==> run a: inputs <==
==> flow/design.v <==
module adc_mul                   
(
    input  logic         clk_i,                                                
    input  logic         rst_i,                                                
    input  logic [11:0]  x_i,                                                  
    input  logic [11:0]  y_i,                                                  
    input  logic [11:0]  z_i,                                                  
    output logic [11:0]  fp_o                                                  
); 
    logic [31:0]    x_fp;                                                        
    logic [31:0]    y_fp;                                                        
    logic [31:0]    z_fp;                                                        
    logic [31:0]    mul_o_fp;                                                    
    logic [31:0]    div_o_fp;                                                    
    logic [31:0]    x_ffp;                                                       
    fixed_to_float converter1 (	
								.clk_i	    (clk_i) ,
								.rst_i	    (rst_i) ,
                                .fixed_in   (x_i)  ,
                                .float_out  (x_fp)  
                               );    
    fixed_to_float converter2 (
	 							.clk_i	    (clk_i) ,
								.rst_i	    (rst_i) ,
                                .fixed_in   (y_i)   ,
                                .float_out  (y_fp)  
                              );
    fixed_to_float converter3 (
	 							.clk_i      (clk_i) ,
								.rst_i		(rst_i) ,
                                .fixed_in   (z_i)   ,
                                .float_out  (z_fp)  
                              );
    qdiv_f div1 (
		.clk_i		    (clk_i)		    ,
		.rst_i			(rst_i)		    ,
        .a_i            (y_fp)          ,
        .b_i            (z_fp)          ,
        .result_o       (div_o_fp)
    );
    always_ff @( posedge clk_i or posedge rst_i ) begin 
        if(rst_i)begin
            x_ffp <= '0;
        end
        else  begin
            x_ffp <= x_fp;
        end
    end    
    qmul_f mul1 (
		.clk_i 	    	(clk_i)			,
		.rst_i   		(rst_i)		    ,
        .a_i            (x_ffp)         ,
        .b_i            (div_o_fp)      ,
        .result_o       (mul_o_fp)
    );
    float_to_fixed converter4 (	
								.clk_i 		    (clk_i)		     ,
								.rst_i			(rst_i)			 ,
                                .float_input    (mul_o_fp)       ,
                                .fixed_out      (fp_o)
                              );
endmodule
module fixed_to_float ( 
                            input  logic        clk_i       ,
                            input  logic        rst_i       ,
                            input  logic [11:0] fixed_in    ,                                    
                            output logic [31:0] float_out                                        
                      );
    logic [7:0]  exponent;                                                                       
    logic [22:0] mantissa;                                                                       
    logic [11:0] temp_fixed;                                                                     
    logic [4:0]  leading_zeros;                                                                  
    always_comb begin
        temp_fixed = 12'b0;         
        leading_zeros = 5'b0;
        exponent = 8'b0;
        mantissa = 23'b0;
        if (fixed_in == 12'b0) begin
            leading_zeros = 5'd12;                                                                 
        end else begin
    if (fixed_in[11:6] != 6'b000000) begin
        if (fixed_in[11:9] != 3'b000)
            leading_zeros = (fixed_in[11]) ? 5'd0 : (fixed_in[10]) ? 5'd1 : 5'd2;
        else
            leading_zeros = (fixed_in[8]) ? 5'd3 : (fixed_in[7]) ? 5'd4 : 5'd5;
    end else begin
        if (fixed_in[5:3] != 3'b000)
            leading_zeros = (fixed_in[5]) ? 5'd6 : (fixed_in[4]) ? 5'd7 : 5'd8;
        else
            leading_zeros = (fixed_in[2]) ? 5'd9 : (fixed_in[1]) ? 5'd10 : 5'd11;
    end
        end
        if (fixed_in != 0) begin
            exponent = 8'd127 + (5'd11 - leading_zeros);
            temp_fixed = fixed_in << leading_zeros;                                            
            mantissa = temp_fixed[10:0] << 23'd12;    
        end
    end
    always_ff @( posedge clk_i or posedge rst_i ) begin 
        if  (rst_i) begin
            float_out <= 32'b0;
        end
        else  begin
            float_out <=  {1'b0, exponent, mantissa};                                                   
        end
    end
endmodule
 module qdiv_f #(
    parameter I = 9,
    parameter F = 23,
    parameter bias = 8'd127
)
(
    input  logic             clk_i,
    input  logic             rst_i,
    input  logic [(I+F-1):0] a_i,                                                
    input  logic [(I+F-1):0] b_i,                                                
    output logic [(I+F-1):0] result_o                                            
);
    logic                 sign_a;
    logic   [(I-2):0]     exp_a;
    logic   [(F-1):0]     mant_a;
    logic   [F:0]         mant_a_extended;
    logic                 sign_b;
    logic   [(I-2):0]     exp_b;
    logic   [(F-1):0]     mant_b;
    logic   [F:0]         mant_b_extended;
    logic                 result_sign;
    logic   [(I-2):0]     exp_diff;
    logic   [(2*F)+1:0]   mant_quotient;                                         
    logic   [(F-1):0]     result_mant;
    logic   [(I-2):0]     result_exp;
    logic   [(I+F-1):0]   result;
    logic   [(I+F-1):0] zero_result, infinity_result, NaN;
    assign zero_result     = {result_sign, 31'b0};                               
    assign infinity_result = {result_sign, 8'b11111111, 23'b0};                  
    assign NaN             = 32'h7FC00000;                                       
    assign sign_a          = a_i[(I+F-1)];
    assign exp_a           = a_i[(I+F-2):F];
    assign mant_a          = a_i[(F-1):0];
    assign mant_a_extended = (exp_a == 0) ? {1'b0, mant_a} : {1'b1, mant_a};
    assign sign_b          = b_i[(I+F-1)];
    assign exp_b           = b_i[(I+F-2):F];
    assign mant_b          = b_i[(F-1):0];
    assign mant_b_extended = (exp_b == 0) ? {1'b0, mant_b} : {1'b1, mant_b};
    assign result_sign = sign_a ^ sign_b;
    always_comb begin
        exp_diff = '0;
        mant_quotient = '0;                                        
        result_mant = '0;
        result_exp = '0;
        if (exp_a == 0 && mant_a == 0 && exp_b == 0 && mant_b == 0) begin
            result = NaN;
        end else if (exp_a == 0 && mant_a == 0) begin
            result = zero_result;
        end else if (exp_b == 0 && mant_b == 0) begin
            result = infinity_result;
        end else if (exp_a == 8'b11111111 || exp_b == 8'b11111111) begin
            if (exp_a == 8'b11111111 && exp_b == 8'b11111111) begin
                result = NaN;                                                    
            end else begin
                result = infinity_result;                                        
            end
        end else begin
            exp_diff = exp_a - exp_b + bias;
            mant_quotient = {mant_a_extended, {(F+1){1'b0}}} / mant_b_extended;    
            if (mant_quotient[F+1]) begin
                result_mant = mant_quotient[F:1];                                
                result_exp = exp_diff;                                           
            end else begin
                result_mant = mant_quotient[F-1:0];                              
                result_exp = exp_diff - 8'd1;                                    
            end
            if (result_exp >= 8'b11111111) begin         
                result = infinity_result;                                        
            end else if (result_exp <= 0) begin     
                result = zero_result;                                            
            end else begin
                result = {result_sign, result_exp, result_mant};                 
            end
        end
    end
    always_ff @( posedge clk_i or posedge rst_i ) begin 
        if (rst_i) begin
            result_o    <=   '0;            
        end
        else begin
            result_o    <=   result;
        end
    end
endmodule
module qmul_f #(
    parameter I     = 9,                                                                                            
    parameter F     = 23,                                                                                           
    parameter bias  = 8'd127                                                                                           
)(
    input  logic             clk_i,                                                                                 
    input  logic             rst_i,
    input  logic [(I+F-1):0] a_i,                                                                                   
    input  logic [(I+F-1):0] b_i,                                                                                   
    output logic [(I+F-1):0] result_o                                                                               
);
    logic sign_a;
    logic [(I-2):0] exp_a;
    logic [(F-1):0] mant_a;
    logic [F:0]     mant_a_extended;
    logic sign_b;
    logic [(I-2):0] exp_b;
    logic [(F-1):0] mant_b;
    logic [F:0]     mant_b_extended;
    logic               result_sign;
    logic [(I-2):0]     exp_sum;                                                                                     
    logic [(F*2)+1:0]   mant_product;                                                                                
    logic [(F-1):0]     result_mant;
    logic [(I-2):0]     result_exp;
    logic [(I+F-1):0]   result;
    logic [(I+F-1):0] zero_result, infinity_result, NaN;
    assign zero_result     = {1'b0, {(I+F-1){1'b0}}};                                                                
    assign infinity_result = {1'b0, 8'b11111111, {F{1'b0}}};                                                        
    assign NaN             = {1'b0, 8'b11111111, 23'b10000000};                                                      
    assign sign_a          = a_i[(I+F-1)];
    assign exp_a           = a_i[(I+F-2):F];
    assign mant_a          = a_i[(F-1):0];
    assign mant_a_extended = (exp_a == 0) ? {1'b0, mant_a} : {1'b1, mant_a};                                         
    assign sign_b          = b_i[(I+F-1)];
    assign exp_b           = b_i[(I+F-2):F];
    assign mant_b          = b_i[(F-1):0];
    assign mant_b_extended = (exp_b == 0) ? {1'b0, mant_b} : {1'b1, mant_b};                                         
    assign result_sign = sign_a ^ sign_b;
    always_comb begin
        exp_sum = '0;
        mant_product = '0;
        result_mant = '0;
        result_exp = '0;
        if ((exp_a == 0 && mant_a == 0) || (exp_b == 0 && mant_b == 0)) begin
            result = zero_result;                                                                                    
        end 
        else if ((exp_a == 8'b11111111 && mant_a == 0) || (exp_b == 8'b11111111 && mant_b == 0)) begin
            result = infinity_result;                                                                                
        end 
        else if ((exp_a == 8'b11111111 && mant_a != 0) || (exp_b == 8'b11111111 && mant_b != 0)) begin
            result = NaN;                                                                                            
        end 
        else begin
            exp_sum = exp_a + exp_b - bias;
            mant_product = mant_a_extended * mant_b_extended;
            if (mant_product[(2*F) + 1]) begin
                result_mant = mant_product[(2*F):(F+1)];                                                               
                result_exp = exp_sum + 8'd1;                                                                            
            end 
            else begin
                result_mant = mant_product[(2*F)-1:F];                                                               
                result_exp = exp_sum;                                                                                
            end
            if (result_exp >= 8'b11111111) begin
                result = infinity_result;                                                                            
            end 
            else if (result_exp <= 0) begin
                result = zero_result;                                                                                
            end 
            else begin
                result = {result_sign, result_exp, result_mant};                                                     
            end
        end
    end
    always_ff @( posedge clk_i or posedge rst_i ) begin
        if (rst_i) 
            result_o    <=   '0;
        else
            result_o    <=   result;
    end 
endmodule
module float_to_fixed
(
    input   logic        clk_i,
    input   logic        rst_i,
    input   logic [31:0] float_input,                                                                         
    output  logic [11:0] fixed_out                                                                            
);
    logic        sign;
    logic [7:0]  exponent;
    logic [23:0] mantissa;
    logic [23:0] temp_fixed;                                                                                  
    logic [7:0]  exponent_bias;                                                                               
    logic [8:0]  actual_exponent;
    logic [11:0] fixed_output;
    always_comb begin
        actual_exponent = 9'b0;
        exponent_bias = 8'd127;
        sign        = float_input[31];                                                                      
        exponent    = float_input[30:23];
        mantissa    = {1'b1, float_input[22:0]};                                                              
        temp_fixed  = 24'b0;
        if (exponent < exponent_bias) begin
            fixed_output = 12'b0;
        end else if (exponent == 8'hFF) begin
            fixed_output = (float_input[22:0] == 23'b0) ? 12'b111111111111 : 12'b000000000000;                        
        end else begin
            actual_exponent = exponent - exponent_bias;
            if (actual_exponent < 0 && sign == 1'b1 ) begin                                                                   
                fixed_output = 12'b0;                                                                        
            end else if (actual_exponent >= 12) begin                                                        
                fixed_output    = 12'b111111111111;                                                             
            end else begin                                                                                   
                temp_fixed = mantissa >> (9'd23 - actual_exponent);                                          
                fixed_output = temp_fixed[11:0];                                                             
            end
        end
    end
    always_ff @( posedge clk_i or posedge rst_i ) begin
        if (rst_i) begin
            fixed_out     <=   12'b0;
        end
        else begin
            fixed_out     <=   fixed_output;
        end        
    end
endmodule
==> flow/run.sh <==
#!/bin/bash
# the make line also repeats each setting of config.mk as NAME=value (left out here)
make -C /OpenROAD-flow-scripts/flow DESIGN_CONFIG=/design/flow/config.mk WORK_HOME=/design/flow/orfs CLKGATE_MAP_FILE= finish
==> flow/config.mk <==
export PLATFORM = sky130hd
export DESIGN_NAME = adc_mul
export DESIGN_NICKNAME = adc_mul
export VERILOG_FILES = /design/flow/design.v
export SDC_FILE = /design/flow/constraint.sdc
export NUM_CORES = 4
export LEC_CHECK = 0
export CAP_MARGIN = 20
export CELL_PAD_IN_SITES_DETAIL_PLACEMENT = 0
export CORE_ASPECT_RATIO = 1.48
export CORE_MARGIN = 2
export CORE_UTILIZATION = 71
export CTS_CLUSTER_DIAMETER = 195
export GPL_TIMING_DRIVEN = 1
export SETUP_SLACK_MARGIN = 5.0
export SLEW_MARGIN = 20
==> flow/constraint.sdc <==
create_clock -name core_clock -period 85.4 [get_ports {clk_i}]
set_input_delay 17.0800 -clock core_clock [delete_from_list [all_inputs] [get_ports {clk_i}]]
set_output_delay 17.0800 -clock core_clock [all_outputs]
set_load 0.01 [all_outputs]
==> run b: changes against run a <==
CAP_MARGIN = 15   (was 20)
CELL_PAD_IN_SITES_DETAIL_PLACEMENT = not set   (was 0)
CORE_ASPECT_RATIO = not set   (was 1.48)
CORE_UTILIZATION = 72   (was 71)
CTS_CLUSTER_DIAMETER = not set   (was 195)
GPL_TIMING_DRIVEN = not set   (was 1)
SETUP_SLACK_MARGIN = not set   (was 5.0)
==> flow/constraint.sdc (replaced) <==
create_clock -name core_clock -period 80.5 [get_ports {clk_i}]
set_input_delay 16.1000 -clock core_clock [delete_from_list [all_inputs] [get_ports {clk_i}]]
set_output_delay 16.1000 -clock core_clock [all_outputs]
set_load 0.01 [all_outputs]
==> run c: changes against run a <==
CELL_PAD_IN_SITES_DETAIL_PLACEMENT = not set   (was 0)
CORE_ASPECT_RATIO = not set   (was 1.48)
CORE_UTILIZATION = 58   (was 71)
CTS_CLUSTER_DIAMETER = not set   (was 195)
GPL_TIMING_DRIVEN = not set   (was 1)
SETUP_SLACK_MARGIN = not set   (was 5.0)
==> flow/constraint.sdc (replaced) <==
create_clock -name core_clock -period 50.2 [get_ports {clk_i}]
set_input_delay 10.0400 -clock core_clock [delete_from_list [all_inputs] [get_ports {clk_i}]]
set_output_delay 10.0400 -clock core_clock [all_outputs]
set_load 0.01 [all_outputs]
==> notes <==
Run a produced a layout that fails on negative setup slack. Run b stopped in clock tree synthesis (DPL-0038). Run c finished but failed the layout checks on negative setup slack. Of run a and run c, run c has the higher fmax (gap 3.3%, measured against run c). Of run a and run c, run a has the higher sequential share of layout area (gap 1.0 points). Register-to-register slack: run c is lower than run a (32 ns). Against run c, the non-clock buffer count of run a is lower by 1563. Flip-flop count is the same in run a and run c. In run a the design area is lower than in run c, by 16%. In run c the first-iteration DRC count is lower than in run a, by 28%. Wire length: run a is smaller than run c (about 5.4%). In synthesized area, run c and run b do not differ.
==> figures <==
metric                                                                              run c                       run a                 run b
Layout sequential cell count                                                          146                         146                     -
FMAX                                                                            11.39 MHz                   11.01 MHz                     -
Unrepaired setup endpoints after global routing                                       yes                         yes                     -
Aggregate global routing overflow                                                       0                           0                     -
Vias per cell                                                                       6.106                       7.124                     -
Total Nets Final                                                                     9440                        7878                     -
Non-filler cells in the finished layout                                              9802                        7988                     -
Post-CTS setup repair buffer count                                                    158                         261                     -
Status                                                         complete, but fails checks  complete, but fails checks        did not finish
Last stage reached                                                                      -                           -  clock tree synthesis
Violated checks                                                      negative setup slack        negative setup slack                     -
Final routed DRC violation total                                                        0                           0                     -
Setup ws final                                                                  -37.62 ns                   -5.440 ns                     -
Height of the chip                                                               296.8 um                    325.9 um              266.8 um
Clock network latency to the later pin of the worst-skew pair                     0.48 ns                     0.47 ns                     -
Final design area excluding fillers                                           0.07036 mm2                 0.05879 mm2                     -
Maximum clock skew at final layout                                             0.02657 ns                  0.03331 ns                     -
Flop share of the area                                                            0.05194                     0.06219                     -
Area taken by multi-input logic gates                                         0.04496 mm2                 0.04543 mm2                     -
Endpoint arrival time on the critical path                                       88.16 ns                    91.18 ns                     -
